--- design/flow/run.sh ---
#!/bin/bash
# the make line also repeats each setting of config.mk as NAME=value (left out here)
make -C /OpenROAD-flow-scripts/flow DESIGN_CONFIG=/design/flow/config.mk WORK_HOME=/design/flow/orfs CLKGATE_MAP_FILE= finish
--- design/flow/config.mk ---
export PLATFORM = sky130hd
export DESIGN_NAME = tb_dp
export DESIGN_NICKNAME = tb_dp
export VERILOG_FILES = /design/flow/design.v
export SDC_FILE = /design/flow/constraint.sdc
export NUM_CORES = 4
export LEC_CHECK = 0
export CAP_MARGIN = 20
export CORE_MARGIN = 2
export CORE_UTILIZATION = 72
export CTS_CLUSTER_SIZE = 37
export SETUP_SLACK_MARGIN = 0.34
export SLEW_MARGIN = 20
--- design/flow/constraint.sdc ---
create_clock -name core_clock -period 2.75 [get_ports {clk}]
set_input_delay 0.5500 -clock core_clock [delete_from_list [all_inputs] [get_ports {clk}]]
set_output_delay 0.5500 -clock core_clock [all_outputs]
set_load 0.01 [all_outputs]
--- design/flow/design.v ---
module tb_dp #(
    parameter BHT_ENTERIES    = 128,
    parameter BTB_ENTERIES    = 32,
    parameter INSTR_SIZE_BYTE = 4
) 
(
    clk,
    rst_n,
    in_fetch_pc,
    in_fetch_nop,
    in_exe_pc,
    in_exe_nop,
    in_exe_branch_taken,
    in_exe_branch_offset,
    out_pc_offset,
    out_fetch_branch_taken
);
input clk;
input rst_n;
input in_fetch_nop;
input [INSTR_SIZE_BYTE*8-1 :0] in_fetch_pc;
input in_exe_nop;
input [INSTR_SIZE_BYTE*8-1 :0] in_exe_pc;
input in_exe_branch_taken;
input [INSTR_SIZE_BYTE*8-1 :0] in_exe_branch_offset;
output [INSTR_SIZE_BYTE*8-1 :0] out_pc_offset;
output out_fetch_branch_taken;
reg [1:0] bht_entry [0:BHT_ENTERIES-1];
reg [INSTR_SIZE_BYTE*8-1 :0] btb_entry [0:BTB_ENTERIES-1];
reg [24:0] btb_tag [0:BTB_ENTERIES-1];
assign out_pc_offset = btb_entry[in_fetch_pc[6:2]];
assign out_fetch_branch_taken = bht_entry[in_fetch_pc[8:2]][1]&&(btb_tag[in_fetch_pc[6:2]]==in_fetch_pc[31:7]);
always@(posedge clk or negedge rst_n) begin
    if(rst_n) begin
        if(!in_exe_nop) begin
            if(in_exe_branch_taken) begin
                bht_entry[in_exe_pc[8:2]]  <= (bht_entry[in_exe_pc[8:2]]==2'b11) ? bht_entry[in_exe_pc[8:2]] : bht_entry[in_exe_pc[8:2]] + 1'b1   ;
                btb_entry[in_exe_pc[6:2]]  <=  in_exe_branch_offset;
                btb_tag[in_exe_pc[6:2]]    <=  in_exe_pc[31:7];
            end
            else if(!in_exe_branch_taken) begin
                bht_entry[in_exe_pc[8:2]]  <= (bht_entry[in_exe_pc[8:2]]==2'b00) ? bht_entry[in_exe_pc[8:2]] : bht_entry[in_exe_pc[8:2]] - 1'b1   ;
            end
        end
    end
    else if(!rst_n) begin
        bht_entry[0]  <=   0 ;bht_entry[1]  <=   0 ;bht_entry[2]  <=   0 ;bht_entry[3]  <=   0 ;bht_entry[4]  <=   0 ;bht_entry[5]  <=   0 ;bht_entry[6]  <=   0 ;bht_entry[7]  <=   0 ;bht_entry[8]  <=   0 ;bht_entry[9]  <=   0 ;
        bht_entry[10]  <=   0 ;bht_entry[11]  <=   0 ;bht_entry[12]  <=   0 ;bht_entry[13]  <=   0 ;bht_entry[14]  <=   0 ;bht_entry[15]  <=   0 ;bht_entry[16]  <=   0 ;bht_entry[17]  <=   0 ;bht_entry[18]  <=   0 ;bht_entry[19]  <=   0 ;
        bht_entry[20]  <=   0 ;bht_entry[21]  <=   0 ;bht_entry[22]  <=   0 ;bht_entry[23]  <=   0 ;bht_entry[24]  <=   0 ;bht_entry[25]  <=   0 ;bht_entry[26]  <=   0 ;bht_entry[27]  <=   0 ;bht_entry[28]  <=   0 ;bht_entry[29]  <=   0 ;
        bht_entry[30]  <=   0 ;bht_entry[31]  <=   0 ;bht_entry[32]  <=   0 ;bht_entry[33]  <=   0 ;bht_entry[34]  <=   0 ;bht_entry[35]  <=   0 ;bht_entry[36]  <=   0 ;bht_entry[37]  <=   0 ;bht_entry[38]  <=   0 ;bht_entry[39]  <=   0 ;
        bht_entry[40]  <=   0 ;bht_entry[41]  <=   0 ;bht_entry[42]  <=   0 ;bht_entry[43]  <=   0 ;bht_entry[44]  <=   0 ;bht_entry[45]  <=   0 ;bht_entry[46]  <=   0 ;bht_entry[47]  <=   0 ;bht_entry[48]  <=   0 ;bht_entry[49]  <=   0 ;
        bht_entry[50]  <=   0 ;bht_entry[51]  <=   0 ;bht_entry[52]  <=   0 ;bht_entry[53]  <=   0 ;bht_entry[54]  <=   0 ;bht_entry[55]  <=   0 ;bht_entry[56]  <=   0 ;bht_entry[57]  <=   0 ;bht_entry[58]  <=   0 ;bht_entry[59]  <=   0 ;
        bht_entry[60]  <=   0 ;bht_entry[61]  <=   0 ;bht_entry[62]  <=   0 ;bht_entry[63]  <=   0 ;bht_entry[64]  <=   0 ;bht_entry[65]  <=   0 ;bht_entry[66]  <=   0 ;bht_entry[67]  <=   0 ;bht_entry[68]  <=   0 ;bht_entry[69]  <=   0 ;
        bht_entry[70]  <=   0 ;bht_entry[71]  <=   0 ;bht_entry[72]  <=   0 ;bht_entry[73]  <=   0 ;bht_entry[74]  <=   0 ;bht_entry[75]  <=   0 ;bht_entry[76]  <=   0 ;bht_entry[77]  <=   0 ;bht_entry[78]  <=   0 ;bht_entry[79]  <=   0 ;
        bht_entry[80]  <=   0 ;bht_entry[81]  <=   0 ;bht_entry[82]  <=   0 ;bht_entry[83]  <=   0 ;bht_entry[84]  <=   0 ;bht_entry[85]  <=   0 ;bht_entry[86]  <=   0 ;bht_entry[87]  <=   0 ;bht_entry[88]  <=   0 ;bht_entry[89]  <=   0 ;
        bht_entry[90]  <=   0 ;bht_entry[91]  <=   0 ;bht_entry[92]  <=   0 ;bht_entry[93]  <=   0 ;bht_entry[94]  <=   0 ;bht_entry[95]  <=   0 ;bht_entry[96]  <=   0 ;bht_entry[97]  <=   0 ;bht_entry[98]  <=   0 ;bht_entry[99]  <=   0 ;
        bht_entry[100]  <=   0 ;bht_entry[101]  <=   0 ;bht_entry[102]  <=   0 ;bht_entry[103]  <=   0 ;bht_entry[104]  <=   0 ;bht_entry[105]  <=   0 ;bht_entry[106]  <=   0 ;bht_entry[107]  <=   0 ;bht_entry[108]  <=   0 ;bht_entry[109]  <=   0 ;
        bht_entry[110]  <=   0 ;bht_entry[111]  <=   0 ;bht_entry[112]  <=   0 ;bht_entry[113]  <=   0 ;bht_entry[114]  <=   0 ;bht_entry[115]  <=   0 ;bht_entry[116]  <=   0 ;bht_entry[117]  <=   0 ;bht_entry[118]  <=   0 ;bht_entry[119]  <=   0 ;
        bht_entry[120]  <=   0 ;bht_entry[121]  <=   0 ;bht_entry[122]  <=   0 ;bht_entry[123]  <=   0 ;bht_entry[124]  <=   0 ;bht_entry[125]  <=   0 ;bht_entry[126]  <=   0 ;bht_entry[127]  <=   0 ;
        btb_entry[0]  <=   0;
        btb_tag[0]    <=   0;
        btb_entry[1]  <=   0;
        btb_tag[1]    <=   0;
        btb_entry[2]  <=   0;
        btb_tag[2]    <=   0;
        btb_entry[3]  <=   0;
        btb_tag[3]    <=   0;
        btb_entry[4]  <=   0;
        btb_tag[4]    <=   0;
        btb_entry[5]  <=   0;
        btb_tag[5]    <=   0;
        btb_entry[6]  <=   0;
        btb_tag[6]    <=   0;
        btb_entry[7]  <=   0;
        btb_tag[7]    <=   0;
        btb_entry[8]  <=   0;
        btb_tag[8]    <=   0;
        btb_entry[9]  <=   0;
        btb_tag[9]    <=   0;
        btb_entry[10]  <=   0;
        btb_tag[10]    <=   0;
        btb_entry[11]  <=   0;
        btb_tag[11]    <=   0;
        btb_entry[12]  <=   0;
        btb_tag[12]    <=   0;
        btb_entry[13]  <=   0;
        btb_tag[13]    <=   0;
        btb_entry[14]  <=   0;
        btb_tag[14]    <=   0;
        btb_entry[15]  <=   0;
        btb_tag[15]    <=   0;
        btb_entry[16]  <=   0;
        btb_tag[16]    <=   0;
        btb_entry[17]  <=   0;
        btb_tag[17]    <=   0;
        btb_entry[18]  <=   0;
        btb_tag[18]    <=   0;
        btb_entry[19]  <=   0;
        btb_tag[19]    <=   0;
        btb_entry[20]  <=   0;
        btb_tag[20]    <=   0;
        btb_entry[21]  <=   0;
        btb_tag[21]    <=   0;
        btb_entry[22]  <=   0;
        btb_tag[22]    <=   0;
        btb_entry[23]  <=   0;
        btb_tag[23]    <=   0;
        btb_entry[24]  <=   0;
        btb_tag[24]    <=   0;
        btb_entry[25]  <=   0;
        btb_tag[25]    <=   0;
        btb_entry[26]  <=   0;
        btb_tag[26]    <=   0;
        btb_entry[27]  <=   0;
        btb_tag[27]    <=   0;
        btb_entry[28]  <=   0;
        btb_tag[28]    <=   0;
        btb_entry[29]  <=   0;
        btb_tag[29]    <=   0;
        btb_entry[30]  <=   0;
        btb_tag[30]    <=   0;
        btb_entry[31]  <=   0;
        btb_tag[31]    <=   0;
    end
end
endmodule
==> impl_metrics.ini, run 1 <==
; flow metrics
[outcome]
outcome = aborted with a tool error
last-stage-reached = global routing (5_1_grt)
error = [ERROR GRT-0116] Global routing finished with congestion. Check the congestion regions in the DRC Viewer.

[synthesis]
synthXorXnorAreaFrac_pct = 0.0846
yosysCellCount = 7590
synth.cell_area_sq_mm = 0.0931
ys_seq_share_pct = 55.9
area_share_of_fa_ha_maj_cells_after_synthesis_pct = 0.0107
yosys.area.top_type_share_pct = 55.9
yosys_register_bits = 2080
synth-warning-count = 4
post_synth_most_frequent_cells = 2080 x dfrtp_1, 1827 x mux2_2, 702 x a22oi_1
yosys.stat.chipArea_sq_mm = 0.0931
synth_async_sr_flop_share_pct = 100
ff_type = dfrtp_1
synth.cellmix.simpleShare_pct = 7.67
synth-edff-count = 0
post_synth_ao_oa_area_fraction_pct = 10.5
synthDistinctLibCells = 83
ys_top_logic_family = multiplexers
mappedNetlistNets = 7691
synth_top_cell_by_area = dfrtp_1
syn_avg_cell_area_sq_um = 12.3
mux_share_pct = 22.6
topCellsByArea = dfrtp_1 56%, mux2_2 22%, a22oi_1 5.7%
most_common_cell = dfrtp_1
postSynthCellCount = 7590

[clocking]
tritoncts.num_buffers = 198
clock_tree_root = clkbuf_16
clock_sink_count = 2080
htree_levels = 4
clock_tree.buffer_depth = 3

[place]
gp_congestion = 1.08
post-place-cells = 9967
place.port_buffers = 128
post-dp-hpwl_mm = 258

[floorplanning]
die-width_um = 364
fp.dieArea_sq_mm = 0.132
core_region_area_sq_mm = 0.128
floorplan.rows = 131
floorplan.die.height_um = 364
floorplanUtilization_pct = 72.7
top_level_pins = 134

[global_route]
overflow = 720
gr-usage-all-layers_pct = 89.3
[metal layers]
metal / global-route usage [%] / overflow
met5: 74.3 / 23
met4: 84.3 / 220
met3: 84.0 / 120
met2: 96.7 / 274
met1: 89.9 / 83
[what timing repair did]
action,in CTS
hold buffers,1
hold endpoints to repair,49
pin swaps,144
buffers inserted,103
cloned,13
endpoints found under the setup margin,290
resized,595
[per-stage QoR]
step	worst slack (ns)	hold slack (ns)	cell area, sq um	setup TNS (ns)	total power, W
4_1_cts	-1.86	0.350	117000	-98.01	0.0754
2_1_floorplan	-0.821	0.254	93800	-95.65	0.0413
3_3_place_gp	-2.60	0.458	107000	-855.11	0.0453
3_5_place_dp	-2.61	0.464	107000	-876.03	0.0463
==> inputs of run 2 (changes only) <==
Settings changed: CAP_MARGIN 20 to 40, CTS_CLUSTER_DIAMETER from default to 69, CTS_CLUSTER_SIZE 37 to 14, PLACE_DENSITY_LB_ADDON from default to 0.04, SETUP_SLACK_MARGIN 0.34 to 0.44.
Clock period 2.75 ns to 5.61 ns, I/O delays scaled along.
==> run 2 against run 1 <==
Against the previous run:
- synthesized cell count unchanged
- now fails the layout checks on negative setup slack
- synthesized area unchanged
- die area unchanged
==> impl_metrics.ini, run 2 <==
; physical design summary
[outcome]
outcome = failed layout checks
violatedChecks = negative setup slack

[final_layout]
nets = 8002
logic_area_sq_mm = 0.0394
register_area_sq_mm = 0.0520
tally_of_filler_cells_in_the_layout = 6493
post-route-util_pct = 83.8
flow.area_growth_from_synthesis_pct = 15.1
layout.cell_area.non_filler_sq_mm = 0.107

[floorplanning]
top_level_pins = 134
floorplan.die.height_um = 364
core_region_area_sq_mm = 0.128
die-width_um = 364
floorplanUtilization_pct = 72.7
fp.dieArea_sq_mm = 0.132
floorplan.rows = 131

[setup_path]
arrival_ns = 4.89
critical_path.startpoint = in_fetch_pc[6]
r2r-start = bht_entry[7][1]
worst_setup_path_start_kind = input pin
critical_path_data_required_time_ns = 4.49
critical_path.endpoint = out_fetch_branch_taken
path_delay_family = simple AND/OR/NAND/NOR gates
worst_setup_path_end_kind = output port
worstPathBufferInverterCount = 7
worst-path-max-fanout = 14
worst_case_reg_to_reg_path_depth = 10
regToRegSetupSlack_ns = 1.85
critical_path.reg2reg.endpoint = bht_entry[34][1]
cpMaxStageDelayCell = nor4_4
cp_cell_sequence = bufbuf_16 > or3_4 > buf_12 > nor2_4 > buf_8 > buf_6 > a22oi_1 > nand4_1 > o31ai_2 > buf_4 > xor2_1 > nand4_1 > or4_4 > nor4_4 > buf_4 > buf_6
timing_worst_setup_path_type = in2out
critical_path_depth = 16
longest_individual_stage_delay_on_the_worst_path_ns = 0.53

[power]
power_leakage_nw = 50.4
comb_power_share_pct = 12.8
comb_power_w = 0.00426
power.switching_w = 0.00890
seq-power_w = 0.0180
power-per-cell-area_mw_per_mm2 = 311
power.internal_w = 0.0244
sw_share_pct = 26.7
power_w = 0.0333
p_clk_share_pct = 33.1
top_power_group = sequential cells
worst_voltage_drop_across_the_vdd_grid_mv = 0.374
power.share.sequential_pct = 54.1
p_clk_w = 0.0110

[synthesis]
synthXorXnorAreaFrac_pct = 0.0846
synth-edff-count = 0
synth.cell_area_sq_mm = 0.0931
post_synth_ao_oa_area_fraction_pct = 10.5
area_share_of_fa_ha_maj_cells_after_synthesis_pct = 0.0107
yosysCellCount = 7590
syn_avg_cell_area_sq_um = 12.3
yosys.area.top_type_share_pct = 55.9
yosys_register_bits = 2080
ys_seq_share_pct = 55.9
synthDistinctLibCells = 83
yosys.stat.chipArea_sq_mm = 0.0931
ff_type = dfrtp_1
mux_share_pct = 22.6
synth_top_cell_by_area = dfrtp_1
mappedNetlistNets = 7691
most_common_cell = dfrtp_1
synth.cellmix.simpleShare_pct = 7.67
ys_top_logic_family = multiplexers
topCellsByArea = dfrtp_1 56%, mux2_2 22%, a22oi_1 5.7%
synth_async_sr_flop_share_pct = 100
postSynthCellCount = 7590
post_synth_most_frequent_cells = 2080 x dfrtp_1, 1827 x mux2_2, 702 x a22oi_1
synth-warning-count = 4

[place]
gp_congestion = 1.09
pre_cts_ws_ns = -1.36
post-dp-hpwl_mm = 214
place.port_buffers = 128
placement.cell_area_sq_mm = 0.101

[route]
post-route-drc-count = 0
first_drt_iteration_drcs = 11300
drt_pass1_iterations = 9
highest_metal_layer_with_signal_wires = met5
met3RoutedLength_mm = 57.7
drt_wl_total_mm = 358
drt_antenna_net_count = 0
drt-wirelength-per-cell_um = 37.0
num_vias = 74300
wirelength_met1_mm = 118
via_per_inst = 7.69
dr_wl_met2_mm = 149

[timing]
portion_of_the_clock_cycle_consumed_by_the_worst_path_in_the_final_layout_pct = 107
worst_pin_slew_ns = 0.967
clock.fmax_mhz = 166
post-route-min-period_ns = 6.01
maxSlewHeadroom_pct = 35.5
setup_violations = 1
timing.final.max_slew_violations = 0
worst_clock_skew_ns = 0.0278
hold_viol_final = 0
rsz_0062_raised_after_global_routing = yes
post-route-worst-setup-slack_ns = -0.399

[global_route]
grt_pass1_vias = 76000
antenna_found_initial = 19
global_route_wire_length_before_repair_mm = 517
overflow = 0
gr-usage-all-layers_pct = 54.4
grt_max_degree = 186

[clocking]
clock_tree.buffer_depth = 3
clock_insertion_delay_worst_skew_ns = 0.85
clock_sink_count = 2080
tritoncts.num_buffers = 169
htree_levels = 4
clock_tree_from_tritoncts = done
clk_pin_slew_worst_paths_ns = 0.06
clock_tree_root = clkbuf_16

[run]
count_of_warning_messages_emitted_by_the_tools = 55
cap_violations = 0

[min_path]
worstHoldPathType = in2async
## run 2: final cells by class
class	instances	share of cell area, %
Tap cell	1729	2.02
Inverter	24	0.0840
Sequential cell	2080	48.5
Timing Repair Buffer	852	8.26
Clock inverter	19	0.232
Multi-Input combinational cell	4774	36.8
Clock buffer	176	4.05
Antenna cell	11	0.0257
## run 2: metrics by stage
stage	cells	TNS [ns]	hold WS, ns
after global placement	9341	-1.40	0.454
final	9665	-0.399	0.284
after CTS	9640	0	0.332
after detailed placement	9382	-1.39	0.465
after floorplan	7590	0	0.442
after global routing	9658	-0.429	0.351
## run 2: timing repair
action | CTS | global route
endpoints found under the setup margin | 32 | 29
pin swaps | 71 | 15
hold buffers | 0 | 0
setup buffers | 60 | 4
gates resized | 245 | 44
gates cloned | 3 | 1
## run 2: layer usage
metal / track usage, % / up-vias
li1: - / 28400
met3: 22.0 / 2345
met5: 0 / -
met2: 75.5 / 6579
met4: 41.7 / 18
met1: 68.3 / 37000
==> inputs of run 3 (changes only) <==
Settings changed: ABC_AREA from default to 1, CAP_MARGIN 40 to 20, CELL_PAD_IN_SITES_DETAIL_PLACEMENT from default to 1, CTS_CLUSTER_DIAMETER 69 to 327, CTS_CLUSTER_SIZE 14 to 34, GPL_ROUTABILITY_DRIVEN from default to 0, GPL_TIMING_DRIVEN from default to 0, MAX_ROUTING_LAYER from default to met4, MIN_ROUTING_LAYER from default to met1, PLACE_DENSITY from default to 0.58, PLACE_DENSITY_LB_ADDON 0.04 to default, SETUP_SLACK_MARGIN 0.44 to -0.5.
Clock period 5.61 ns to 8.27 ns, I/O delays scaled along.
==> run 3 against run 2 <==
Against the previous run:
- the run now fails in detailed placement (3_5_place_dp)
- synthesized cell count grew 57%
- die area is 1.3% higher
- synthesized area is 1.3% higher
==> impl_metrics.ini, run 3 <==
; flow metrics
[synthesis]
syn_avg_cell_area_sq_um = 7.91
synth_async_sr_flop_share_pct = 100
postSynthCellCount = 11900
yosys.stat.chipArea_sq_mm = 0.0943
synth.cellmix.simpleShare_pct = 26.1
area_share_of_fa_ha_maj_cells_after_synthesis_pct = 0
synthXorXnorAreaFrac_pct = 0
yosys.area.top_type_share_pct = 55.2
ys_top_logic_family = simple AND/OR/NAND/NOR gates
ys_seq_share_pct = 55.2
synth-edff-count = 0
post_synth_most_frequent_cells = 4793 x nand2_1, 2080 x dfrtp_1, 1950 x o21ai_0
yosysCellCount = 11900
synthDistinctLibCells = 37
post_synth_ao_oa_area_fraction_pct = 13.3
yosys_register_bits = 2080
most_common_cell = nand2_1
ff_type = dfrtp_1
synth_top_cell_by_area = dfrtp_1
topCellsByArea = dfrtp_1 55%, nand2_1 19%, o21ai_0 10%
synth.cell_area_sq_mm = 0.0943
mux_share_pct = 0
synth-warning-count = 4
mappedNetlistNets = 12000

[floorplanning]
floorplan.rows = 132
floorplan.die.height_um = 366
fp.dieArea_sq_mm = 0.134
die-width_um = 366
top_level_pins = 134
core_region_area_sq_mm = 0.130
floorplanUtilization_pct = 72.7

[outcome]
error = [ERROR DPL-0033] detailed placement checks failed during check placement.
last-stage-reached = detailed placement (3_5_place_dp)
outcome = aborted with a tool error

[place]
place.port_buffers = 127
==> run 3: metrics by stage <==
step | cell area [sq um] | worst slack [ns] | total power, W | hold WS, ns
floorplan | 94300 | 3.23 | 0.0134 | 0.446
global placement | 97800 | -85.82 | 0.0146 | 0.459
==> inputs of run 4 (changes only) <==
Settings changed: ABC_AREA 1 to default, CELL_PAD_IN_SITES_DETAIL_PLACEMENT 1 to default, CTS_CLUSTER_DIAMETER 327 to default, CTS_CLUSTER_SIZE 34 to 14, GPL_ROUTABILITY_DRIVEN 0 to default, GPL_TIMING_DRIVEN 0 to default, MAX_ROUTING_LAYER met4 to default, MIN_ROUTING_LAYER met1 to default, PLACE_DENSITY 0.58 to 0.64, SETUP_SLACK_MARGIN -0.5 to default.
Clock period 8.27 ns to 5.42 ns, I/O delays scaled along.
==> run 4 against run 3 <==
Against the previous run:
- synthesized cell count down 36%
- die area down 1.3%
- the layout now fails its checks (negative setup slack)
- synthesized area down 1.3%
==> impl_metrics.ini, run 4 <==
; physical design summary
[setup_path]
worst_case_reg_to_reg_path_depth = 11
critical_path_depth = 15
worstPathBufferInverterCount = 6
cp_cell_sequence = buf_8 > or3b_4 > buf_12 > nor2_4 > buf_4 > buf_4 > a22oi_1 > nand4_1 > nor4_2 > o21ai_0 > nor4b_2 > nand4_1 > buf_4 > nor4_4 > buf_2
cpMaxStageDelayCell = or3b_4
critical_path.endpoint = out_fetch_branch_taken
critical_path.reg2reg.endpoint = bht_entry[4][0]
path_delay_family = simple AND/OR/NAND/NOR gates
crit_top_cell = buf_4
critical_path.startpoint = in_fetch_pc[5]
regToRegSetupSlack_ns = 1.96
r2r-start = bht_entry[30][1]
worst_setup_path_end_kind = output port
longest_individual_stage_delay_on_the_worst_path_ns = 0.47
timing_worst_setup_path_type = in2out
critical_path_data_required_time_ns = 4.34
arrival_ns = 4.86
worst_setup_path_start_kind = input pin
worst-path-max-fanout = 14

[power]
comb_power_share_pct = 11.7
power_leakage_nw = 51.2
sw_share_pct = 26.4
comb_power_w = 0.00440
p_clk_share_pct = 38.7
worst_voltage_drop_across_the_vdd_grid_mv = 0.344
power.share.sequential_pct = 49.7
top_power_group = sequential cells
p_clk_w = 0.0146
power-per-cell-area_mw_per_mm2 = 347
seq-power_w = 0.0187
power.internal_w = 0.0278
power.switching_w = 0.00995

[final_layout]
post-route-util_pct = 85.0
nets = 8025
flow.area_growth_from_synthesis_pct = 16.9

[run]
count_of_warning_messages_emitted_by_the_tools = 55
cap_violations = 0

[clocking]
tritoncts.num_buffers = 200
clock_sink_count = 2080
clock_tree.buffer_depth = 3
clock_insertion_delay_worst_skew_ns = 0.87
clk_pin_slew_worst_paths_ns = 0.06
htree_levels = 4
clock_tree_root = clkbuf_16
cts_hold_repair.buffers = 0
clock_tree_from_tritoncts = done

[synthesis]
area_share_of_fa_ha_maj_cells_after_synthesis_pct = 0.0107
synth.cell_area_sq_mm = 0.0931
ys_top_logic_family = multiplexers
synthXorXnorAreaFrac_pct = 0.0846
synth_top_cell_by_area = dfrtp_1
post_synth_ao_oa_area_fraction_pct = 10.5
synth.cellmix.simpleShare_pct = 7.67
synthDistinctLibCells = 83
synth-warning-count = 4
synth_async_sr_flop_share_pct = 100
yosys_register_bits = 2080
yosys.stat.chipArea_sq_mm = 0.0931
yosysCellCount = 7590
synth-edff-count = 0
mappedNetlistNets = 7691
postSynthCellCount = 7590
ff_type = dfrtp_1
syn_avg_cell_area_sq_um = 12.3
post_synth_most_frequent_cells = 2080 x dfrtp_1, 1827 x mux2_2, 702 x a22oi_1
yosys.area.top_type_share_pct = 55.9
topCellsByArea = dfrtp_1 56%, mux2_2 22%, a22oi_1 5.7%
ys_seq_share_pct = 55.9
mux_share_pct = 22.6
most_common_cell = dfrtp_1

[timing]
timing.final.max_slew_violations = 0
setup_violations = 1
worst_clock_skew_ns = 0.0492
portion_of_the_clock_cycle_consumed_by_the_worst_path_in_the_final_layout_pct = 110
worst_pin_slew_ns = 1.25
rsz_0062_raised_after_global_routing = yes
maxSlewHeadroom_pct = 16.5
post-route-worst-setup-slack_ns = -0.526
clock.fmax_mhz = 168
hold_viol_final = 0
post-route-min-period_ns = 5.95
timing.setup.tns_ns = -0.526

[route]
num_vias = 76100
first_drt_iteration_drcs = 12300
via_per_inst = 7.73
drt_wl_total_mm = 367
post-route-drc-count = 0
drt_pass1_iterations = 9
drt-wirelength-per-cell_um = 37.4
drt_antenna_net_count = 0

[outcome]
violatedChecks = negative setup slack
outcome = failed layout checks

[global_route]
antenna_found_initial = 20
gr-usage-all-layers_pct = 56.0
global_route_wire_length_before_repair_mm = 534
grt_pass1_vias = 78900
grt_max_degree = 183
overflow = 0

[floorplanning]
core_region_area_sq_mm = 0.128
fp.dieArea_sq_mm = 0.132
die-width_um = 364
top_level_pins = 134
floorplan.rows = 131
floorplanUtilization_pct = 72.7
floorplan.die.height_um = 364

[place]
pre_cts_ws_ns = -2.07
gp_congestion = 1.05
place.port_buffers = 128
post-dp-hpwl_mm = 213

[min_path]
worstHoldPathType = in2async
-- run 4: metrics by stage --
| stage | cell area, sq um | total power (W) | hold slack, ns | std cells |
|---|---|---|---|---|
| after floorplan | 93100 | 0.0209 | 0.442 | 7590 |
| after detailed placement | 101000 | 0.0229 | 0.462 | 9397 |
| final | 109000 | 0.0377 | 0.125 | 9834 |
| after global routing | 109000 | 0.0386 | 0.172 | 9827 |
| after CTS | 109000 | 0.0373 | 0.213 | 9823 |
| after global placement | 101000 | 0.0225 | 0.453 | 9397 |
-- run 4: routing by layer --
metal / GRT usage (%) / vias to the layer above / part of all wire [%]
met5: 0.508 / - / 0.053
met4: 45.2 / 16 / 10
met3: 21.7 / 2684 / 15
met2: 77.9 / 7229 / 41
met1: 69.8 / 37600 / 33
li1: - / 28600 / -
-- run 4: area by class of cell --
cell class / count / area [sq um]
Antenna cell: 11 / 27.5
Clock buffer: 315 / 6100
Clock inverter: 57 / 696
Fill cell: 6033 / 19200
Inverter: 24 / 90.1
Multi-Input combinational cell: 4773 / 39400
Sequential cell: 2080 / 52000
Tap cell: 1729 / 2160
Timing Repair Buffer: 845 / 8330
-- run 4: what timing repair did --
action / in CTS / in global routing
gates resized: 167 / 10
endpoints found under the hold margin: 0 / 0
endpoints found under the setup margin: 14 / 3
setup buffers: 55 / 0
pin swaps: 52 / 2
cloned: 1 / 0
==> inputs of run 5 (changes only) <==
Settings changed: CAP_MARGIN 20 to 30, CELL_PAD_IN_SITES_GLOBAL_PLACEMENT from default to 2, CORE_ASPECT_RATIO from default to 0.59, CORE_UTILIZATION 72 to 41, CTS_CLUSTER_DIAMETER from default to 191, CTS_CLUSTER_SIZE 14 to 66, GPL_ROUTABILITY_DRIVEN from default to 0, GPL_TIMING_DRIVEN from default to 0, HOLD_SLACK_MARGIN from default to 0.15, MIN_ROUTING_LAYER from default to met2, PLACE_DENSITY 0.64 to default, PLACE_DENSITY_LB_ADDON from default to 0.16, SETUP_SLACK_MARGIN from default to 3.45, SLEW_MARGIN 20 to 0.
Clock period 5.42 ns to 13.6 ns, I/O delays scaled along.
==> run 5 against run 4 <==
Against the previous run:
- the flow now stops in global routing (5_1_grt)
- synthesized area is the same
- synthesized cell count stayed put
- die area is 75% higher
==> impl_metrics.ini, run 5 <==
; flow metrics
[outcome]
outcome = aborted with a tool error
last-stage-reached = global routing (5_1_grt)
error = [ERROR GRT-0116] Global routing finished with congestion. Check the congestion regions in the DRC Viewer.

[synthesis]
ys_top_logic_family = multiplexers
most_common_cell = dfrtp_1
synthDistinctLibCells = 83
postSynthCellCount = 7590
ys_seq_share_pct = 55.9
yosys.area.top_type_share_pct = 55.9
synth-edff-count = 0
synth.cellmix.simpleShare_pct = 7.67
synth-warning-count = 4
post_synth_ao_oa_area_fraction_pct = 10.5
synth_async_sr_flop_share_pct = 100
post_synth_most_frequent_cells = 2080 x dfrtp_1, 1827 x mux2_2, 702 x a22oi_1
ff_type = dfrtp_1
synthXorXnorAreaFrac_pct = 0.0846
area_share_of_fa_ha_maj_cells_after_synthesis_pct = 0.0107
mux_share_pct = 22.6
yosysCellCount = 7590
synth.cell_area_sq_mm = 0.0931
synth_top_cell_by_area = dfrtp_1
mappedNetlistNets = 7691
syn_avg_cell_area_sq_um = 12.3
yosys.stat.chipArea_sq_mm = 0.0931
topCellsByArea = dfrtp_1 56%, mux2_2 22%, a22oi_1 5.7%
yosys_register_bits = 2080

[global_route]
gr-usage-all-layers_pct = 75.4
overflow = 936

[floorplanning]
floorplan.die.height_um = 370
core_region_area_sq_mm = 0.226
top_level_pins = 134
fp.dieArea_sq_mm = 0.231
die-width_um = 624
floorplanUtilization_pct = 41.2
floorplan.rows = 134

[place]
post-dp-hpwl_mm = 351
pre_cts_ws_ns = 1.80
place.port_buffers = 125

[clocking]
tritoncts.num_buffers = 37
clock_tree_root = clkbuf_16
clock_sink_count = 2080
clock_tree.buffer_depth = 3
htree_levels = 2
## run 5: metal layers
layer  overflow  global-route usage, %
met1          -                      -
met5        128                   68.0
met4         44                   51.5
met3        717                   87.6
met2         47                   77.6
## run 5: per-stage QoR
step	instance area, sq um	hold WS (ns)	instances	util, %
detailed placement	103000	0.463	11000	45.4
floorplan	93100	0.442	7590	-
global placement	98100	0.455	10700	43.4
CTS	104000	0.511	11000	46.1
## run 5: repair_timing
action                                  4_1_cts
buffers inserted                              6
hold buffers                                  0
endpoints found under the setup margin       33
pin swaps                                     5
cloned                                        0
endpoints found under the hold margin         0
resized                                     196
==> inputs of run 6 (changes only) <==
Settings changed: CAP_MARGIN 30 to 20, CELL_PAD_IN_SITES_GLOBAL_PLACEMENT 2 to default, CORE_ASPECT_RATIO 0.59 to default, CORE_UTILIZATION 41 to 72, CTS_CLUSTER_DIAMETER 191 to 224, CTS_CLUSTER_SIZE 66 to 41, GPL_ROUTABILITY_DRIVEN 0 to default, GPL_TIMING_DRIVEN 0 to default, HOLD_SLACK_MARGIN 0.15 to -0.09, MIN_ROUTING_LAYER met2 to default, PLACE_DENSITY_LB_ADDON 0.16 to default, SETUP_SLACK_MARGIN 3.45 to default, SLEW_MARGIN 0 to 20.
Clock period 13.6 ns to 2.36 ns, I/O delays scaled along.
==> run 6 against run 5 <==
Against the previous run:
- the flow again stops in global routing (5_1_grt)
- synthesized area unchanged
- die area decreased by 43%
- synthesized cell count unchanged
==> impl_metrics.ini, run 6 <==
; flow metrics
[outcome]
outcome = aborted with a tool error
last-stage-reached = global routing (5_1_grt)
error = [ERROR GRT-0232] Routing congestion too high. Check the congestion heatmap in the GUI.

[place]
post-dp-hpwl_mm = 255
gp_congestion = 1.05
post-place-cells = 9930
place.port_buffers = 128

[synthesis]
post_synth_most_frequent_cells = 2080 x dfrtp_1, 1827 x mux2_2, 702 x a22oi_1
yosys.area.top_type_share_pct = 55.9
synth.cell_area_sq_mm = 0.0931
synth_top_cell_by_area = dfrtp_1
postSynthCellCount = 7590
synthXorXnorAreaFrac_pct = 0.0846
synth-warning-count = 4
synth-edff-count = 0
synth.cellmix.simpleShare_pct = 7.67
yosysCellCount = 7590
post_synth_ao_oa_area_fraction_pct = 10.5
ys_top_logic_family = multiplexers
mux_share_pct = 22.6
ys_seq_share_pct = 55.9
most_common_cell = dfrtp_1
topCellsByArea = dfrtp_1 56%, mux2_2 22%, a22oi_1 5.7%
ff_type = dfrtp_1
synth_async_sr_flop_share_pct = 100
synthDistinctLibCells = 83
yosys_register_bits = 2080
syn_avg_cell_area_sq_um = 12.3
yosys.stat.chipArea_sq_mm = 0.0931
area_share_of_fa_ha_maj_cells_after_synthesis_pct = 0.0107
mappedNetlistNets = 7691

[floorplanning]
floorplan.rows = 131
fp.dieArea_sq_mm = 0.132
top_level_pins = 134
floorplan.die.height_um = 364
floorplanUtilization_pct = 72.7
core_region_area_sq_mm = 0.128
die-width_um = 364

[global_route]
overflow = 14
gr-usage-all-layers_pct = 83.1

[clocking]
clock_tree_root = clkbuf_16
clock_tree.buffer_depth = 3
tritoncts.num_buffers = 56
clock_sink_count = 2080
htree_levels = 2
==> run 6: repair_timing <==
action	CTS
setup endpoints to repair	289
hold endpoints to repair	56
setup buffers	109
hold buffers	1
pin swaps	143
gates resized	776
cloned	33
==> run 6: routing by layer <==
| metal | track usage, % | GRT overflow |
|---|---|---|
| met1 | 84.8 | 2 |
| met5 | 63.0 | 0 |
| met2 | 92.0 | 2 |
| met3 | 76.2 | 1 |
| met4 | 75.9 | 9 |
==> run 6: stage by stage <==
stage | setup TNS (ns) | hold slack, ns | worst slack, ns | area, sq um
after CTS | -235.75 | 0.277 | -2.08 | 112000
after floorplan | -386.62 | 0.176 | -1.05 | 93800
after detailed placement | -1306.91 | 0.458 | -3.05 | 107000
after global placement | -1249.95 | 0.456 | -3.20 | 107000
==> inputs of run 7 (changes only) <==
Settings changed: CORE_ASPECT_RATIO from default to 1.74, CORE_MARGIN 2 to 7, CORE_UTILIZATION 72 to 22, CTS_CLUSTER_DIAMETER 224 to default, CTS_CLUSTER_SIZE 41 to 56, HOLD_SLACK_MARGIN -0.09 to default, MAX_ROUTING_LAYER from default to met5, SETUP_SLACK_MARGIN from default to -1.07.
Clock period 2.36 ns to 12.4 ns, I/O delays scaled along.
==> run 7 against run 6 <==
Against the previous run:
- die area went up to 3.3 times the previous value
- now clean on timing, DRC and antenna
- synthesized cell count stayed put
- synthesized area stayed put
==> impl_metrics.ini, run 7 <==
; physical design summary
[timing]
hold_viol_final = 0
timing.final.max_slew_violations = 0
maxSlewHeadroom_pct = 20.3
clock.fmax_mhz = 91.3
post-route-worst-setup-slack_ns = 1.45
timing.setup.tns_ns = 0
worst_clock_skew_ns = 0.0656
post-route-min-period_ns = 10.95
setup_violations = 0
portion_of_the_clock_cycle_consumed_by_the_worst_path_in_the_final_layout_pct = 88.3
rsz_0062_raised_after_global_routing = no
worst_pin_slew_ns = 1.19

[route]
drt_antenna_net_count = 0
via_per_inst = 5.12
num_vias = 67400
first_drt_iteration_drcs = 6519
drt_wl_total_mm = 379
post-route-drc-count = 0
drt-wirelength-per-cell_um = 28.8
drt_pass1_iterations = 6

[setup_path]
worst-path-max-fanout = 42
critical_path.startpoint = in_fetch_pc[3]
critical_path.endpoint = out_fetch_branch_taken
crit_top_cell = buf_4
worst_setup_path_end_kind = output port
arrival_ns = 8.47
critical_path.reg2reg.endpoint = bht_entry[61][0]
regToRegSetupSlack_ns = 8.30
critical_path_data_required_time_ns = 9.92
longest_individual_stage_delay_on_the_worst_path_ns = 0.79
cpMaxStageDelayCell = nand2b_2
worst_setup_path_start_kind = input pin
critical_path_depth = 13
worstPathBufferInverterCount = 4
timing_worst_setup_path_type = in2out
worst_case_reg_to_reg_path_depth = 8
cp_cell_sequence = buf_4 > nand2b_2 > nor2_4 > buf_4 > a2111oi_0 > nand4_1 > o22ai_1 > xnor2_1 > nor3_1 > nand4_1 > nor4_1 > buf_4 > clkdlybuf4s50_1
r2r-start = bht_entry[97][1]
path_delay_family = simple AND/OR/NAND/NOR gates

[power]
power.internal_w = 0.0119
comb_power_w = 0.00173
p_clk_w = 0.00617
power.switching_w = 0.00411
power_w = 0.0160
seq-power_w = 0.00808
p_clk_share_pct = 38.6
power.share.sequential_pct = 50.6
power-per-cell-area_mw_per_mm2 = 148
sw_share_pct = 25.7
comb_power_share_pct = 10.8
worst_voltage_drop_across_the_vdd_grid_mv = 0.115
top_power_group = sequential cells
power_leakage_nw = 48.2

[clocking]
clock_tree.buffer_depth = 4
tritoncts.num_buffers = 188
clock_sink_count = 2080
clock_tree_from_tritoncts = done
htree_levels = 4
cts_post_setup_buffers_inserted = 0
clk_pin_slew_worst_paths_ns = 0.06
clock_insertion_delay_worst_skew_ns = 0.88
cts_hold_repair.buffers = 0
cts.repair.resized = 0
clock_tree_root = clkbuf_16

[final_layout]
nets = 7571
number_of_standard_cells_in_the_final_layout_excluding_fillers = 13200
flow.area_growth_from_synthesis_pct = 15.8
layout.cell_area.non_filler_sq_mm = 0.108

[global_route]
grt_max_degree = 171
antenna_found_initial = 59
overflow = 0
global_route_wire_length_before_repair_mm = 537
use_met1_pct = 19.3
grt_pass1_vias = 69300
use_met2_pct = 27.5
grt-busiest-layer = met2
grt_use_met3_pct = 3.32
gr-usage-all-layers_pct = 16.6

[place]
place.port_buffers = 128
pre_cts_ws_ns = 1.54
placement.cell_area_sq_mm = 0.101
post-dp-hpwl_mm = 234
post-place-cells = 12800
gp_congestion = 0.923

[synthesis]
synth-warning-count = 4
yosys_register_bits = 2080
synth_top_cell_by_area = dfrtp_1
most_common_cell = dfrtp_1
postSynthCellCount = 7590
ff_type = dfrtp_1
area_share_of_fa_ha_maj_cells_after_synthesis_pct = 0.0107
synthDistinctLibCells = 83
topCellsByArea = dfrtp_1 56%, mux2_2 22%, a22oi_1 5.7%
synthXorXnorAreaFrac_pct = 0.0846
ys_seq_share_pct = 55.9
synth-edff-count = 0
post_synth_most_frequent_cells = 2080 x dfrtp_1, 1827 x mux2_2, 702 x a22oi_1
synth.cell_area_sq_mm = 0.0931
yosys.stat.chipArea_sq_mm = 0.0931
syn_avg_cell_area_sq_um = 12.3
mux_share_pct = 22.6
mappedNetlistNets = 7691
synth_async_sr_flop_share_pct = 100
yosys.area.top_type_share_pct = 55.9
synth.cellmix.simpleShare_pct = 7.67
yosysCellCount = 7590
ys_top_logic_family = multiplexers
post_synth_ao_oa_area_fraction_pct = 10.5

[min_path]
min-delay-start = bht_entry[99][0]
worst_hold_path.endpoint = bht_entry[99][0]
worstHoldPathType = reg2reg
min_delay_path_depth = 2

[floorplanning]
floorplan.rows = 315
fp.dieArea_sq_mm = 0.442
core_region_area_sq_mm = 0.422
floorplan.die.height_um = 872
floorplanUtilization_pct = 22.1
top_level_pins = 134
die-width_um = 507

[outcome]
outcome = finished clean

[run]
cap_violations = 0
count_of_warning_messages_emitted_by_the_tools = 56
## run 7: layout make-up
type                    count  area (sq um)
well taps                5547          6940
clock buffers             270          5500
fillers                 43900        314000
repair buffers            403          3540
flip-flops and latches   2080         52000
inverters                  24          90.1
multi-input cells        4773         38900
diodes                     14          35.0
clock inverters            58           817
## run 7: through the flow
step	util [%]	hold WS, ns
after global routing	25.5	0.502
after detailed placement	24.0	0.462
after floorplan	-	0.442
final	25.5	0.478
after CTS	25.5	0.478
after global placement	24.0	0.454
## run 7: layer usage
layer	vias up	share of wire [%]	routed length (um)
met1	35600	37	142000
met2	3009	47	178000
met3	1253	7.0	26400
met5	-	0.065	245
li1	27600	-	-
met4	36	8.5	32300
==> inputs of run 8 (changes only) <==
Settings changed: CORE_ASPECT_RATIO 1.74 to default, CORE_MARGIN 7 to 2, CORE_UTILIZATION 22 to 63, MAX_ROUTING_LAYER met5 to default, SETUP_SLACK_MARGIN -1.07 to 0.96.
Clock period 12.4 ns to 5.42 ns, I/O delays scaled along.
==> run 8 against run 7 <==
Against the previous run:
- power up 140%
- clock power up 140%
- core utilization up 50 points
- clock skew down 0.025 ns
- first-iteration DRC count up 28%
- largest power group unchanged
- the layout now fails its checks (negative setup slack)
- register-to-register slack worse by 6.5 ns
- synthesized cell count unchanged
- final area up 3.4%
- synthesized area unchanged
==> impl_metrics.ini, run 8 <==
; physical design summary
[floorplanning]
fp.dieArea_sq_mm = 0.151
floorplan.rows = 141
floorplan.die.height_um = 388
core_region_area_sq_mm = 0.147
floorplanUtilization_pct = 63.2
die-width_um = 388
top_level_pins = 134

[global_route]
overflow = 0
global_route_wire_length_before_repair_mm = 513
use_met2_pct = 69.4
use_met1_pct = 63.8
grt_pass1_vias = 72600
grt_use_met3_pct = 12.5
grt_max_degree = 163
grt-busiest-layer = met2
gr-usage-all-layers_pct = 47.1
antenna_found_initial = 11

[setup_path]
critical_path.startpoint = in_fetch_pc[2]
cpMaxStageDelayCell = o31ai_4
cp_cell_sequence = buf_12 > buf_6 > nor2_4 > buf_4 > buf_4 > and3_1 > a2111oi_4 > nand4_1 > o31ai_4 > xnor2_4 > nor4b_4 > buf_4 > nand4_1 > buf_4 > nor4_4 > buf_2
critical_path.reg2reg.endpoint = bht_entry[91][1]
timing_worst_setup_path_type = in2out
worst_setup_path_start_kind = input pin
worstPathBufferInverterCount = 7
worst-path-max-fanout = 14
r2r-start = bht_entry[7][1]
path_delay_family = simple AND/OR/NAND/NOR gates
longest_individual_stage_delay_on_the_worst_path_ns = 0.40
critical_path.endpoint = out_fetch_branch_taken
crit_top_cell = buf_4
worst_setup_path_end_kind = output port
critical_path_depth = 16
arrival_ns = 4.52
regToRegSetupSlack_ns = 1.82
worst_case_reg_to_reg_path_depth = 12
critical_path_data_required_time_ns = 4.34

[synthesis]
ys_top_logic_family = multiplexers
most_common_cell = dfrtp_1
post_synth_most_frequent_cells = 2080 x dfrtp_1, 1827 x mux2_2, 702 x a22oi_1
topCellsByArea = dfrtp_1 56%, mux2_2 22%, a22oi_1 5.7%
synth.cellmix.simpleShare_pct = 7.67
postSynthCellCount = 7590
yosys_register_bits = 2080
ff_type = dfrtp_1
synthDistinctLibCells = 83
ys_seq_share_pct = 55.9
syn_avg_cell_area_sq_um = 12.3
synth_async_sr_flop_share_pct = 100
synth_top_cell_by_area = dfrtp_1
yosys.stat.chipArea_sq_mm = 0.0931
post_synth_ao_oa_area_fraction_pct = 10.5
area_share_of_fa_ha_maj_cells_after_synthesis_pct = 0.0107
yosys.area.top_type_share_pct = 55.9
synth-edff-count = 0
synth.cell_area_sq_mm = 0.0931
synth-warning-count = 4
synthXorXnorAreaFrac_pct = 0.0846
mappedNetlistNets = 7691
yosysCellCount = 7590
mux_share_pct = 22.6

[clocking]
clock_tree_root = clkbuf_16
cts_hold_repair.buffers = 0
clock_insertion_delay_worst_skew_ns = 0.84
htree_levels = 4
tritoncts.num_buffers = 208
clock_tree_from_tritoncts = done
clock_tree.buffer_depth = 3
clock_sink_count = 2080
clk_pin_slew_worst_paths_ns = 0.06

[timing]
final.hold.worst_slack_ns = 0.182
hold_viol_final = 0
worst_pin_slew_ns = 1.20
clock.fmax_mhz = 178
timing.setup.tns_ns = -0.188
rsz_0062_raised_after_global_routing = yes
portion_of_the_clock_cycle_consumed_by_the_worst_path_in_the_final_layout_pct = 103
post-route-worst-setup-slack_ns = -0.188
post-route-min-period_ns = 5.61
setup_violations = 1
worst_clock_skew_ns = 0.0404
timing.final.max_slew_violations = 0
maxSlewHeadroom_pct = 20.0

[route]
drt_wl_total_mm = 356
drt_antenna_net_count = 0
first_drt_iteration_drcs = 8336
drt_pass1_iterations = 6
via_per_inst = 7.13
num_vias = 72200
post-route-drc-count = 0
drt-wirelength-per-cell_um = 35.2

[outcome]
outcome = failed layout checks
violatedChecks = negative setup slack

[final_layout]
nets = 8113
number_of_standard_cells_in_the_final_layout_excluding_fillers = 10100
post-route-util_pct = 75.7
flow.area_growth_from_synthesis_pct = 19.8

[power]
comb_power_w = 0.00435
power_w = 0.0380
power-per-cell-area_mw_per_mm2 = 341
power.share.sequential_pct = 49.0
p_clk_share_pct = 39.6
power.switching_w = 0.00975
seq-power_w = 0.0186
worst_voltage_drop_across_the_vdd_grid_mv = 0.288
top_power_group = sequential cells
power_leakage_nw = 52.3
power.internal_w = 0.0282
p_clk_w = 0.0150
sw_share_pct = 25.7
comb_power_share_pct = 11.4

[place]
place.port_buffers = 128
post-dp-hpwl_mm = 221
post-place-cells = 9652
gp_congestion = 1.03

[run]
cap_violations = 0
count_of_warning_messages_emitted_by_the_tools = 55

[min_path]
worstHoldPathType = in2async
[run 8: layer usage]
| layer | vias to the layer above | wire (um) |
|---|---|---|
| met3 | 1337 | 42400 |
| li1 | 28700 | - |
| met5 | - | 93 |
| met4 | 16 | 23800 |
| met2 | 4774 | 157000 |
| met1 | 37300 | 133000 |
[run 8: layout make-up]
| type | count | area [sq um] |
|---|---|---|
| Antenna cell | 3 | 7.51 |
| Clock buffer | 308 | 6180 |
| Clock inverter | 76 | 962 |
| Fill cell | 9462 | 35800 |
| Inverter | 24 | 90.1 |
| Multi-Input combinational cell | 4773 | 40000 |
| Sequential cell | 2080 | 52000 |
| Tap cell | 1930 | 2410 |
| Timing Repair Buffer | 925 | 9850 |
[run 8: per-stage QoR]
stage / instance area, sq um / setup slack [ns]
5_1_grt: 112000 / -0.192
3_5_place_dp: 102000 / -1.27
2_1_floorplan: 93200 / 0.781
3_3_place_gp: 102000 / -1.55
6_report: 112000 / -0.188
4_1_cts: 111000 / -0.0661
[run 8: timing repair]
action | 4_1_cts | 5_1_grt
resized | 417 | 117
pin swaps | 80 | 67
setup buffers | 48 | 24
cloned | 5 | 2
setup endpoints to repair | 33 | 29
==> inputs of run 9 (changes only) <==
Settings changed: CORE_UTILIZATION 63 to 55, CTS_CLUSTER_SIZE 56 to default, SETUP_SLACK_MARGIN 0.96 to 0.5.
Clock period 5.42 ns to 6.46 ns, I/O delays scaled along.
==> run 9 against run 8 <==
Against the previous run:
- via count is 2.9% lower
- clock skew down 0.015 ns
- clock power decreased by 16%
- now clean on timing, DRC and antenna
- worst setup slack improved by 0.62 ns
- first-iteration DRC count fell by 2.3%
- hold slack gained 0.25 ns
- combinational power decreased by 19%
- critical path type unchanged
- synthesized cell count stayed put
- non-clock buffer count down 196
==> impl_metrics.ini, run 9 <==
; physical design summary
[synthesis]
synth_top_cell_by_area = dfrtp_1
synthDistinctLibCells = 83
area_share_of_fa_ha_maj_cells_after_synthesis_pct = 0.0107
yosys.stat.chipArea_sq_mm = 0.0931
synth.cell_area_sq_mm = 0.0931
post_synth_most_frequent_cells = 2080 x dfrtp_1, 1827 x mux2_2, 702 x a22oi_1
mux_share_pct = 22.6
ff_type = dfrtp_1
synthXorXnorAreaFrac_pct = 0.0846
syn_avg_cell_area_sq_um = 12.3
synth-warning-count = 4
synth_async_sr_flop_share_pct = 100
postSynthCellCount = 7590
yosysCellCount = 7590
synth.cellmix.simpleShare_pct = 7.67
most_common_cell = dfrtp_1
yosys_register_bits = 2080
post_synth_ao_oa_area_fraction_pct = 10.5
ys_top_logic_family = multiplexers
yosys.area.top_type_share_pct = 55.9
topCellsByArea = dfrtp_1 56%, mux2_2 22%, a22oi_1 5.7%
mappedNetlistNets = 7691
ys_seq_share_pct = 55.9
synth-edff-count = 0

[place]
gp_congestion = 1.01
post-dp-hpwl_mm = 221
pre_cts_ws_ns = -0.545
placement.cell_area_sq_mm = 0.100
place.port_buffers = 128

[setup_path]
r2r-start = bht_entry[7][1]
critical_path.startpoint = in_fetch_pc[5]
cp_cell_sequence = buf_6 > buf_4 > nand3b_1 > buf_6 > nor2_4 > buf_4 > a2111oi_4 > buf_4 > nand3_1 > nor4_2 > buf_4 > mux2_4 > nor4b_4 > buf_4 > nand4_1 > nor4_4 > buf_4 > buf_2
arrival_ns = 4.73
critical_path.endpoint = out_fetch_branch_taken
longest_individual_stage_delay_on_the_worst_path_ns = 0.35
timing_worst_setup_path_type = in2out
critical_path_depth = 18
worst_setup_path_start_kind = input pin
worst_setup_path_end_kind = output port
regToRegSetupSlack_ns = 2.88
critical_path_data_required_time_ns = 5.17
crit_top_cell = buf_4
worstPathBufferInverterCount = 9
cpMaxStageDelayCell = a2111oi_4
critical_path.reg2reg.endpoint = bht_entry[123][1]
worst_case_reg_to_reg_path_depth = 10
path_delay_family = buffers and inverters
worst-path-max-fanout = 17

[global_route]
grt-busiest-layer = met2
grt_max_degree = 190
overflow = 0
use_met1_pct = 58.8
grt_pass1_vias = 69100
use_met2_pct = 64.4
global_route_wire_length_before_repair_mm = 519
antenna_found_initial = 15
grt_use_met3_pct = 7.19
gr-usage-all-layers_pct = 41.9

[timing]
hold_viol_final = 0
portion_of_the_clock_cycle_consumed_by_the_worst_path_in_the_final_layout_pct = 93.2
worst_pin_slew_ns = 1.26
clock.fmax_mhz = 166
worst_clock_skew_ns = 0.0250
setup_violations = 0
maxSlewHeadroom_pct = 15.9
post-route-worst-setup-slack_ns = 0.437
final.hold.worst_slack_ns = 0.433
rsz_0062_raised_after_global_routing = yes
timing.final.max_slew_violations = 0
post-route-min-period_ns = 6.02

[power]
comb_power_w = 0.00351
p_clk_w = 0.0126
seq-power_w = 0.0155
power_w = 0.0316
power.share.sequential_pct = 49.2
power-per-cell-area_mw_per_mm2 = 292
power_leakage_nw = 50.7
worst_voltage_drop_across_the_vdd_grid_mv = 0.247
top_power_group = sequential cells
power.switching_w = 0.00802
p_clk_share_pct = 39.7
power.internal_w = 0.0236
comb_power_share_pct = 11.1
sw_share_pct = 25.4

[floorplanning]
floorplanUtilization_pct = 55.2
floorplan.die.height_um = 415
top_level_pins = 134
floorplan.rows = 151
fp.dieArea_sq_mm = 0.173
core_region_area_sq_mm = 0.169
die-width_um = 415

[min_path]
worstHoldPathType = in2async

[final_layout]
nets = 7924
layout.cell_area.non_filler_sq_mm = 0.108
post-route-util_pct = 64.2
flow.area_growth_from_synthesis_pct = 16.3

[route]
drt_antenna_net_count = 0
num_vias = 70000
drt_pass1_iterations = 6
via_per_inst = 6.85
post-route-drc-count = 0
first_drt_iteration_drcs = 8142
drt_wl_total_mm = 364
drt-wirelength-per-cell_um = 35.6

[run]
cap_violations = 0
count_of_warning_messages_emitted_by_the_tools = 59

[clocking]
clock_tree_root = clkbuf_16
clock_tree.buffer_depth = 3
clock_sink_count = 2080
clock_tree_from_tritoncts = done
htree_levels = 4
clock_insertion_delay_worst_skew_ns = 0.85
cts_hold_repair.buffers = 0
clk_pin_slew_worst_paths_ns = 0.06
tritoncts.num_buffers = 214

[outcome]
outcome = finished clean
-- run 9: per-stage QoR --
stage	setup TNS (ns)	std cells
after global placement	-0.866	9794
after detailed placement	-0.545	9795
after global routing	0	10200
after floorplan	0	7590
after CTS	0	10200
final	0	10200
-- run 9: area by class of cell --
class / count / area [sq um]
fill: 13200 / 60400
sequential: 2080 / 52000
multi-input combinational: 4774 / 39300
timing repair buffer: 729 / 6950
clock buffer: 313 / 6320
tap: 2218 / 2780
clock inverter: 74 / 764
inverter: 24 / 90.1
antenna: 7 / 17.5
-- run 9: per-layer routing --
| layer | part of all wire [%] | up-vias |
|---|---|---|
| li1 | - | 28400 |
| met1 | 41 | 37100 |
| met2 | 45 | 3566 |
| met3 | 8.7 | 962 |
| met4 | 5.2 | 12 |
| met5 | 0.024 | - |
-- run 9: repair_timing --
item | CTS | global route
pin swaps | 27 | 8
buffers inserted | 26 | 1
gates cloned | 2 | 0
setup endpoints to repair | 15 | 3
resized | 103 | 21
==> inputs of run 10 (changes only) <==
Settings changed: CORE_UTILIZATION 55 to 72, CTS_CLUSTER_SIZE from default to 43, HOLD_SLACK_MARGIN from default to -0.09, PLACE_DENSITY from default to 0.66, SETUP_SLACK_MARGIN 0.5 to default.
Clock period 6.46 ns to 2.61 ns, I/O delays scaled along.
==> run 10 against run 9 <==
Against the previous run:
- the flow now stops in global routing (5_1_grt)
- die area decreased by 23%
- synthesized area unchanged
- synthesized cell count unchanged
==> impl_metrics.ini, run 10 <==
; flow metrics
[synthesis]
yosys_register_bits = 2080
synth.cell_area_sq_mm = 0.0931
area_share_of_fa_ha_maj_cells_after_synthesis_pct = 0.0107
postSynthCellCount = 7590
syn_avg_cell_area_sq_um = 12.3
synth.cellmix.simpleShare_pct = 7.67
ys_seq_share_pct = 55.9
synthDistinctLibCells = 83
synth_top_cell_by_area = dfrtp_1
yosys.stat.chipArea_sq_mm = 0.0931
yosys.area.top_type_share_pct = 55.9
synthXorXnorAreaFrac_pct = 0.0846
post_synth_ao_oa_area_fraction_pct = 10.5
synth-warning-count = 4
ff_type = dfrtp_1
synth-edff-count = 0
yosysCellCount = 7590
ys_top_logic_family = multiplexers
topCellsByArea = dfrtp_1 56%, mux2_2 22%, a22oi_1 5.7%
post_synth_most_frequent_cells = 2080 x dfrtp_1, 1827 x mux2_2, 702 x a22oi_1
most_common_cell = dfrtp_1
synth_async_sr_flop_share_pct = 100
mux_share_pct = 22.6
mappedNetlistNets = 7691

[floorplanning]
die-width_um = 364
floorplan.rows = 131
top_level_pins = 134
core_region_area_sq_mm = 0.128
fp.dieArea_sq_mm = 0.132
floorplan.die.height_um = 364
floorplanUtilization_pct = 72.7

[place]
pre_cts_ws_ns = -3.12
post-dp-hpwl_mm = 261
place.port_buffers = 128
placement.cell_area_sq_mm = 0.107
gp_congestion = 1.10

[clocking]
htree_levels = 4
clock_tree_root = clkbuf_16
tritoncts.num_buffers = 199
clock_tree.buffer_depth = 3
clock_sink_count = 2080

[outcome]
last-stage-reached = global routing (5_1_grt)
outcome = aborted with a tool error
error = [ERROR GRT-0116] Global routing finished with congestion. Check the congestion regions in the DRC Viewer.

[global_route]
gr-usage-all-layers_pct = 82.7
overflow = 350
[run 10: per-layer routing]
| layer | track usage (%) | overflow |
|---|---|---|
| met5 | 55.5 | 1 |
| met4 | 78.4 | 151 |
| met3 | 73.2 | 10 |
| met2 | 93.7 | 180 |
| met1 | 83.5 | 8 |
[run 10: through the flow]
| stage | TNS [ns] | cells |
|---|---|---|
| after CTS | -149.17 | 10400 |
| after detailed placement | -863.73 | 9935 |
| after global placement | -868.99 | 9935 |
| after floorplan | -49.65 | 7590 |
[run 10: timing repair]
item / CTS
endpoints found under the setup margin: 289
gates cloned: 14
hold buffers: 1
resized: 511
buffers inserted: 77
endpoints found under the hold margin: 49
pin swaps: 99
==> inputs of run 11 (changes only) <==
Settings changed: CORE_UTILIZATION 72 to 66, CTS_CLUSTER_SIZE 43 to 55, HOLD_SLACK_MARGIN -0.09 to default, PLACE_DENSITY 0.66 to default, SETUP_SLACK_MARGIN from default to 0.5.
Clock period 2.61 ns to 7.81 ns, I/O delays scaled along.
==> run 11 against run 10 <==
Against the previous run:
- now clean on timing, DRC and antenna
- synthesized area did not move
- die area rose by 9.0%
- synthesized cell count unchanged
==> impl_metrics.ini, run 11 <==
; physical design summary
[synthesis]
yosysCellCount = 7590
synth_async_sr_flop_share_pct = 100
synthDistinctLibCells = 83
synth_top_cell_by_area = dfrtp_1
post_synth_most_frequent_cells = 2080 x dfrtp_1, 1827 x mux2_2, 702 x a22oi_1
yosys.area.top_type_share_pct = 55.9
syn_avg_cell_area_sq_um = 12.3
area_share_of_fa_ha_maj_cells_after_synthesis_pct = 0.0107
ys_top_logic_family = multiplexers
topCellsByArea = dfrtp_1 56%, mux2_2 22%, a22oi_1 5.7%
ys_seq_share_pct = 55.9
yosys_register_bits = 2080
post_synth_ao_oa_area_fraction_pct = 10.5
synth-edff-count = 0
ff_type = dfrtp_1
mappedNetlistNets = 7691
yosys.stat.chipArea_sq_mm = 0.0931
most_common_cell = dfrtp_1
synthXorXnorAreaFrac_pct = 0.0846
synth-warning-count = 4
postSynthCellCount = 7590
mux_share_pct = 22.6
synth.cell_area_sq_mm = 0.0931
synth.cellmix.simpleShare_pct = 7.67

[clocking]
htree_levels = 4
clock_tree_from_tritoncts = done
clock_sink_count = 2080
cts_hold_repair.buffers = 0
tritoncts.num_buffers = 205
clock_tree.buffer_depth = 3
clock_tree_root = clkbuf_16
clock_insertion_delay_worst_skew_ns = 0.85
clk_pin_slew_worst_paths_ns = 0.06

[min_path]
worst_hold_path.endpoint = bht_entry[48][0]
min_delay_path_depth = 2
min-delay-start = bht_entry[48][0]
worstHoldPathType = reg2reg

[final_layout]
post-route-util_pct = 75.3
flow.area_growth_from_synthesis_pct = 13.0
number_of_standard_cells_in_the_final_layout_excluding_fillers = 9634
tally_of_filler_cells_in_the_layout = 9276
nets = 7677

[setup_path]
critical_path_depth = 13
arrival_ns = 5.81
cpMaxStageDelayCell = clkdlybuf4s50_1
worst_setup_path_end_kind = output port
critical_path.endpoint = out_fetch_branch_taken
r2r-start = bht_entry[7][1]
longest_individual_stage_delay_on_the_worst_path_ns = 0.53
crit_top_cell = buf_4
worst_case_reg_to_reg_path_depth = 10
regToRegSetupSlack_ns = 4.15
worst-path-max-fanout = 27
critical_path.reg2reg.endpoint = bht_entry[118][0]
cp_cell_sequence = buf_4 > buf_4 > nor2_1 > a21oi_1 > o22ai_1 > a221oi_1 > nand3_1 > nor3_2 > mux2_2 > or4_1 > nor4_1 > buf_4 > clkdlybuf4s50_1
timing_worst_setup_path_type = in2out
worstPathBufferInverterCount = 4
path_delay_family = simple AND/OR/NAND/NOR gates
critical_path.startpoint = in_fetch_pc[2]
worst_setup_path_start_kind = input pin
critical_path_data_required_time_ns = 6.25

[route]
drt_pass1_iterations = 10
num_vias = 70300
drt_wl_total_mm = 340
drt_antenna_net_count = 0
via_per_inst = 7.30
drt-wirelength-per-cell_um = 35.3
post-route-drc-count = 0
first_drt_iteration_drcs = 9183

[floorplanning]
floorplan.rows = 137
fp.dieArea_sq_mm = 0.144
floorplanUtilization_pct = 66.7
top_level_pins = 134
core_region_area_sq_mm = 0.140
die-width_um = 380
floorplan.die.height_um = 380

[power]
comb_power_share_pct = 10.6
power.internal_w = 0.0196
power.switching_w = 0.00657
power_leakage_nw = 49.2
power_w = 0.0261
top_power_group = sequential cells
power.share.sequential_pct = 49.2
comb_power_w = 0.00277
p_clk_w = 0.0105
worst_voltage_drop_across_the_vdd_grid_mv = 0.227
power-per-cell-area_mw_per_mm2 = 248
seq-power_w = 0.0129
p_clk_share_pct = 40.2
sw_share_pct = 25.1

[timing]
portion_of_the_clock_cycle_consumed_by_the_worst_path_in_the_final_layout_pct = 94.5
timing.final.max_slew_violations = 0
clock.fmax_mhz = 136
hold_viol_final = 0
maxSlewHeadroom_pct = 18.6
worst_clock_skew_ns = 0.0365
worst_pin_slew_ns = 1.22
final.hold.worst_slack_ns = 0.481
post-route-min-period_ns = 7.38
setup_violations = 0
rsz_0062_raised_after_global_routing = no

[global_route]
gr-usage-all-layers_pct = 46.9
global_route_wire_length_before_repair_mm = 493
grt_max_degree = 195
grt_pass1_vias = 70200
antenna_found_initial = 14
overflow = 0

[run]
cap_violations = 0
count_of_warning_messages_emitted_by_the_tools = 61

[place]
post-place-cells = 9227
post-dp-hpwl_mm = 201
place.port_buffers = 128
gp_congestion = 1.01

[outcome]
outcome = finished clean
## run 11: repair_timing
item / in CTS / in global routing
endpoints found under the hold margin: 0 / 0
endpoints found under the setup margin: 1 / 1
resized: 28 / 30
cloned: 0 / 0
pin swaps: 3 / 6
buffers inserted: 5 / 10
## run 11: routing by layer
metal | up-vias | track usage (%) | share of wire, %
li1 | 27900 | - | -
met1 | 36200 | 64.2 | 37
met2 | 4916 | 68.5 | 43
met3 | 1303 | 12.0 | 12
met4 | 8 | 27.1 | 6.9
met5 | - | 0 | 0.016
## run 11: area by class of cell
| cell class | instances | area (sq um) | share of cell area, % |
|---|---|---|---|
| Timing Repair Buffer | 492 | 4550 | 4.33 |
| Clock buffer | 300 | 6080 | 5.78 |
| Inverter | 24 | 90.1 | 0.0856 |
| Sequential cell | 2080 | 52000 | 49.5 |
| Multi-Input combinational cell | 4773 | 39000 | 37.1 |
| Tap cell | 1876 | 2350 | 2.23 |
| Clock inverter | 80 | 1060 | 1.01 |
| Antenna cell | 9 | 22.5 | 0.0214 |
## run 11: through the flow
stage	area, sq um	TNS [ns]	setup slack [ns]
CTS	105000	0	0.501
finish	105000	0	0.433
global placement	97700	-0.102	-0.102
detailed placement	97700	-0.0837	-0.0837
floorplan	93100	0	1.98
global route	105000	0	0.483
Power is estimated from default activity; no workload was simulated.
